## job 7188
Design i2c_top, start of the top module:
module i2c_top(
input clk, rst, newd, op, stretch,
input [6:0] addr,
input [7:0] din,
output [7:0] dout,
output busy,ack_err,
output done,
output sda, scl
);
For scale: ~4600 cells after synthesis, roughly 33 I/O pins, ~56000 um2 of cells after synthesis.
clock: 6.38 ns
lec_check: 0
cap_margin: 20
core_margin: 2
core_utilization: 70
cts_cluster_diameter: 349
cts_cluster_size: 25
slew_margin: 20
run.sh (not shown) runs the stock make flow with config.mk's settings and CLKGATE_MAP_FILE=.
Here is what was changed in the inputs of job 5757 compared with job 7188.
# job 7188
export LEC_CHECK = 0
export CAP_MARGIN = 20
export CORE_MARGIN = 2
export CORE_UTILIZATION = 70
export CTS_CLUSTER_DIAMETER = 349
export CTS_CLUSTER_SIZE = 25
export SLEW_MARGIN = 20
create_clock -name core_clock -period 6.38 [get_ports {clk}]
# job 5757
export LEC_CHECK = 0
export CAP_MARGIN = 20
export CORE_MARGIN = 2
export CORE_UTILIZATION = 70
export CTS_CLUSTER_SIZE = 13
export SLEW_MARGIN = 20
create_clock -name core_clock -period 2.87 [get_ports {clk}]
Notes after the runs:
- Although it ran to completion, job 5757 produced a layout that fails the final checks because of negative setup slack.
- met1 usage in job 5757 is 0.92 points above job 7188.
- [compare] base=job 7188 new=job 5757: number of cells after detailed placement went up by 6.2%; final-stage net count rose by 393.
- The setup slack reported for job 5757 is smaller than that of job 7188 by 2.03 ns.
- Final instance area, job 5757 vs job 7188: up by a little under 10%
- On share of total power in the clock network: between job 5757 and job 7188, it ends up higher for job 5757.
- Between job 7188 and job 5757, placement-stage worst setup slack decreased.
- Diff job 7188 -> job 5757: wire length rose by 7.0 mm; total power higher; portion of the clock cycle consumed by the worst path in the final layout now larger.
--- input diff job 5757..job 106 ---
# job 5757
export LEC_CHECK = 0
export CAP_MARGIN = 20
export CORE_MARGIN = 2
export CORE_UTILIZATION = 70
export CTS_CLUSTER_SIZE = 13
export SLEW_MARGIN = 20
create_clock -name core_clock -period 2.87 [get_ports {clk}]
# job 106
export LEC_CHECK = 0
export CAP_MARGIN = 20
export CORE_MARGIN = 2
export CORE_UTILIZATION = 72
export CTS_CLUSTER_DIAMETER = 395
export CTS_CLUSTER_SIZE = 15
export PLACE_DENSITY_LB_ADDON = 0.04
export SETUP_SLACK_MARGIN = 0.84
export SLEW_MARGIN = 20
create_clock -name core_clock -period 2.87 [get_ports {clk}]
==> results <==
Job 106 did not finish: a tool error stopped it during global routing (5_1_grt).
Diff job 5757 -> job 106 | routability congestion estimate | down by a few percent
[compare] base=job 5757 new=job 106: placeable core region now smaller, total placed cells including tap cells shrank by 180, number of CTS-inserted buffers lower, cell area after synthesis was more or less identical.
Diff job 106..job 5757 | number of top-level design ports | unchanged
Job 106 -> job 5757: count of cell types in the netlist delta 0, exact match
Higher number of gates given a new drive strength after cts goes to job 106 over job 5757.
In the metrics for job 106 and job 5757, the one carrying the higher area of the die is job 5757.
As far as chip area from the yosys synthesis statistics goes, job 5757 and job 106 are indistinguishable; the numbers are identical.
Here is what was changed in the inputs of job 9221 compared with job 106.
# job 106
export LEC_CHECK = 0
export CAP_MARGIN = 20
export CORE_MARGIN = 2
export CORE_UTILIZATION = 72
export CTS_CLUSTER_DIAMETER = 395
export CTS_CLUSTER_SIZE = 15
export PLACE_DENSITY_LB_ADDON = 0.04
export SETUP_SLACK_MARGIN = 0.84
export SLEW_MARGIN = 20
create_clock -name core_clock -period 2.87 [get_ports {clk}]
# job 9221
export LEC_CHECK = 0
export ABC_AREA = 1
export CAP_MARGIN = 40
export CORE_MARGIN = 2
export CORE_UTILIZATION = 72
export CTS_CLUSTER_DIAMETER = 376
export CTS_CLUSTER_SIZE = 15
export SLEW_MARGIN = 20
create_clock -name core_clock -period 6.05 [get_ports {clk}]
Findings:
Job 9221 has Yosys chip area above what job 106 had. Job 9221 vs job 106: die span in y up in job 9221. Status | job 106 and job 9221 | clean except job 106. Per the comparison of job 9221 with job 106, post-CTS setup repair buffer count saw a decrease; net count entering floorplan saw an increase. Diff job 9221..job 106 | adder-cell share of the synthesized area | negligible. Compared to job 106, job 9221 has post-synth design cell area 1300 um2 higher. For number of cells in Yosys stat, dividing the value from job 9221 by the value from job 106 gives 1.5. The lower synthesized cell count came out of job 106. For placed wire-length estimate after detailed placement, dividing the value from job 106 by the value from job 9221 gives 1.18.
Power and IR drop assume default switching activity.
